==> flow/design.v <==
`timescale 1ns / 1ps
module OV7670_MemController (
    input  logic        clk,
    input  logic        reset,
    input  logic        href,
    input  logic        vsync,
    input  logic [ 7:0] ov7670_data,
    output logic        we,
    output logic [16:0] wAddr,
    output logic [15:0] wData,
    output logic        camera_dp_en,
    output logic        v_finish_camera,
    output logic [ 9:0] x_pixel_camera,
    output logic [ 9:0] y_pixel_camera
);
    logic [15:0] pixel_data;
    logic [ 9:0] h_counter;   
    logic [ 9:0] v_counter;   
    assign wAddr = v_counter * 320 + h_counter[9:1];
    assign wData = pixel_data;
    assign x_pixel_camera = h_counter / 2;
    assign y_pixel_camera = v_counter;
    assign camera_dp_en = ((x_pixel_camera < 320) && (y_pixel_camera < 240));
    always_ff @(posedge clk, posedge reset) begin
        if (reset) begin
            h_counter  <= 0;
            pixel_data <= 0;
            we         <= 1'b0;
        end else begin
            if (href) begin
                h_counter <= h_counter + 1;
                if (h_counter[0] == 0) begin
                    pixel_data[15:8] <= ov7670_data;
                    we               <= 1'b0;
                end else begin
                    pixel_data[7:0] <= ov7670_data;
                    we              <= 1'b1;
                end
            end else begin
                h_counter <= 0;
                we        <= 1'b0;
            end
        end
    end
    always_ff @(posedge clk, posedge reset) begin
        if (reset) begin
            v_counter <= 0;
        end else begin
            if (vsync) begin
                v_counter <= 0;
            end else begin
                if (h_counter == (320 * 2 - 1)) begin
                    v_counter <= v_counter + 1;
                end
            end
        end
    end
    logic v_sync_flag;
    always_ff @(posedge clk or posedge reset) begin
        if (reset) begin
            v_sync_flag <= 0;
            v_finish_camera <= 0;
        end else if (vsync) begin
            if (!v_sync_flag) begin
                v_sync_flag <= 1;
                v_finish_camera <= 1;
            end else begin
                v_finish_camera <= 0;
            end
        end else begin
            v_sync_flag <= 0;
            v_finish_camera <= 0;
        end
    end
endmodule
module negedge_detect (
    input  logic clk,
    input  logic reset,
    input  logic x,
    output logic o_tick
);
    logic tmp_reg;
    always_ff @(posedge clk or posedge reset) begin
        if (reset) begin
            tmp_reg <= 0;
        end else begin
            tmp_reg <= x;
        end
    end
    assign o_tick = (~x) & tmp_reg;
endmodule
`timescale 1ns / 1ps
module rgb_to_hsv (
    input  logic [4:0] r_data,
    input  logic [5:0] g_data,
    input  logic [4:0] b_data,
    output logic [1:0] r_g_decision,     
    output logic [7:0] s_data,
    output logic [7:0] v_data
);
    localparam GREEN_R_MAX_THRESHOLD = 120;
    localparam GREEN_G_MIN_THRESHOLD = 180;
    localparam GREEN_B_MAX_THRESHOLD = 120;
    localparam RED_R_MIN_THRESHOLD = 190;
    localparam RED_G_MAX_THRESHOLD = 100;
    localparam RED_B_MAX_THRESHOLD = 100;
    logic [7:0] r_8b;
    logic [7:0] g_8b;
    logic [7:0] b_8b;
    logic [7:0] max_val;
    logic [7:0] min_val;
    assign r_8b = {r_data, r_data[4:2]};
    assign g_8b = {g_data, g_data[5:4]};
    assign b_8b = {b_data, b_data[4:2]};
    always_comb begin
        if ((g_8b >= GREEN_G_MIN_THRESHOLD) && (r_8b <= GREEN_R_MAX_THRESHOLD) && (b_8b <= GREEN_B_MAX_THRESHOLD)) begin
            r_g_decision = 1;
        end
        else if ((r_8b >= RED_R_MIN_THRESHOLD) && (g_8b <= RED_G_MAX_THRESHOLD) && (b_8b <= RED_B_MAX_THRESHOLD)) begin
            r_g_decision = 0;
        end else begin
            r_g_decision = 2;
        end
    end
    find_max_val U_MAX_VAL (
        .x1 (r_8b),
        .x2 (g_8b),
        .x3 (b_8b),
        .max(max_val)
    );
    find_min_val U_MIN_VAL (
        .x1 (r_8b),
        .x2 (g_8b),
        .x3 (b_8b),
        .min(min_val)
    );
    assign v_data = max_val;
    always_comb begin
        if (!max_val) begin
            s_data = 0;
        end else begin
            s_data = ((max_val - min_val) * 255) / max_val;
        end
    end
endmodule
module find_max_val (
    input  logic [7:0] x1,
    input  logic [7:0] x2,
    input  logic [7:0] x3,
    output logic [7:0] max
);
    logic [7:0] temp_max;
    assign temp_max = (x1 > x2) ? x1 : x2;
    assign max = (temp_max > x3) ? temp_max : x3;
endmodule
module find_min_val (
    input  logic [7:0] x1,
    input  logic [7:0] x2,
    input  logic [7:0] x3,
    output logic [7:0] min
);
    logic [7:0] temp_min;
    assign temp_min = (x1 < x2) ? x1 : x2;
    assign min = (temp_min < x3) ? temp_min : x3;
endmodule
`timescale 1ns / 1ps
module Label_Gen (
    input  logic [7:0] s_data,
    input  logic [7:0] v_data,
    input  logic [1:0] r_g_decision,
    output logic [2:0] label_data
);
    localparam ROAD = 0;
    localparam WALK_ROAD = 1;
    localparam BACKGROUND = 2;
    localparam CAR = 3;
    localparam HUMAN = 4;
    localparam ROAD_V_THRESHOLD = 38;
    localparam ROAD_S_THRESHOLD = 77;
    localparam WALK_V_THRESHOLD = 179;
    localparam WALK_S_THRESHOLD = 51;
    always_comb begin
        if (r_g_decision == 0) begin
            label_data = CAR;
        end 
        else if (r_g_decision == 1) begin
            label_data = HUMAN;
        end 
        else if ((v_data >= WALK_V_THRESHOLD) && (s_data <= WALK_S_THRESHOLD)) begin
            label_data = WALK_ROAD;
        end
        else if((v_data <= ROAD_V_THRESHOLD) && (s_data <= ROAD_S_THRESHOLD)) begin
            label_data = ROAD;
        end 
        else begin
            label_data = BACKGROUND;
        end
    end
endmodule
`timescale 1ns / 1ps
module cam_pixel_labeler (
    input  logic        clk,
    input  logic        reset,
    input  logic        href,
    input  logic        vsync,
    input  logic [ 7:0] ov7670_data,
    output logic        we,
    output logic [16:0] wAddr,
    output logic [ 2:0] label_data,
    output logic        camera_dp_en,
    output logic        v_finish_camera,
    output logic [ 9:0] x_pixel_camera,
    output logic [ 9:0] y_pixel_camera
);
    logic [15:0] ov7670_wData;
    logic [ 1:0] r_g_decision;
    logic [ 7:0] s_data;
    logic [ 7:0] v_data;
    OV7670_MemController U_OV7670_MemController (
        .clk            (clk),
        .reset          (reset),
        .href           (href),
        .vsync          (vsync),
        .ov7670_data    (ov7670_data),
        .we             (we),
        .wAddr          (wAddr),
        .wData          (ov7670_wData),
        .camera_dp_en   (camera_dp_en),
        .v_finish_camera(v_finish_camera),
        .x_pixel_camera (x_pixel_camera),
        .y_pixel_camera (y_pixel_camera)
    );
    rgb_to_hsv U_rgb_to_hsv (
        .r_data      (ov7670_wData[15:11]),
        .g_data      (ov7670_wData[10:5]),
        .b_data      (ov7670_wData[4:0]),
        .s_data      (s_data),
        .v_data      (v_data),
        .r_g_decision(r_g_decision)
    );
    Label_Gen U_Label_Gen (
        .r_g_decision(r_g_decision),
        .s_data      (s_data),
        .v_data      (v_data),
        .label_data  (label_data)
    );
endmodule
Settings: LEC_CHECK=0, CAP_MARGIN=30, CORE_ASPECT_RATIO=0.5, CORE_MARGIN=10, CORE_UTILIZATION=57, CTS_CLUSTER_DIAMETER=392, GPL_ROUTABILITY_DRIVEN=0, GPL_TIMING_DRIVEN=1, PLACE_DENSITY_LB_ADDON=0.03, SETUP_SLACK_MARGIN=5.0, SLEW_MARGIN=0, TNS_END_PERCENT=95; clock period 130.0 ns.
run.sh (not shown) runs the stock make flow with config.mk's settings and CLKGATE_MAP_FILE=.
The baseline ran to the end with no violations.
Then changed:
CELL_PAD_IN_SITES_DETAIL_PLACEMENT = 2   (was not set)
CORE_ASPECT_RATIO = not set   (was 0.5)
CORE_MARGIN = 3   (was 10)
CORE_UTILIZATION = 65   (was 57)
CTS_CLUSTER_DIAMETER = not set   (was 392)
CTS_CLUSTER_SIZE = 55   (was not set)
GPL_ROUTABILITY_DRIVEN = not set   (was 0)
PLACE_DENSITY = 0.77   (was not set)
PLACE_DENSITY_LB_ADDON = not set   (was 0.03)
SETUP_SLACK_MARGIN = not set   (was 5.0)
SLEW_MARGIN = 5   (was 0)
=> The changed run ended with an error in detailed placement with DPL-0033; area after synthesis does not change; die size goes down by a quarter to a third; synthesized cell count is unchanged.
Then changed:
CAP_MARGIN = 20   (was 30)
CELL_PAD_IN_SITES_DETAIL_PLACEMENT = not set   (was 2)
CORE_MARGIN = 2   (was 3)
CORE_UTILIZATION = 57   (was 65)
CTS_CLUSTER_SIZE = not set   (was 55)
GPL_TIMING_DRIVEN = not set   (was 1)
PLACE_DENSITY = not set   (was 0.77)
SLEW_MARGIN = 20   (was 5)
TNS_END_PERCENT = not set   (was 95)
clock period = 86.2 ns   (was 130.0 ns; I/O delays follow)
The changed run stopped in global routing with GRT-0232.
Die size rises by 11%.
Area after synthesis does not change.
Synthesized cell count does not change.
Then changed:
ABC_AREA = 1   (was not set)
CTS_CLUSTER_DIAMETER = 390   (was not set)
CTS_CLUSTER_SIZE = 96   (was not set)
=>
- Now the flow completed without violations
- die size goes up by about 11%
- synthesized cell count goes up by about 44%
- area after synthesis goes up by 11%
Then changed:
CORE_UTILIZATION = 40   (was 57)
CTS_CLUSTER_DIAMETER = not set   (was 390)
CTS_CLUSTER_SIZE = not set   (was 96)
HOLD_SLACK_MARGIN = 0.01   (was not set)
clock period = 150.0 ns   (was 86.2 ns; I/O delays follow)
After rerunning: The changed run went through all stages and came out clean; sequential share of layout area grows by 0.18 points; count of clock-buffer cells in the layout is unchanged.
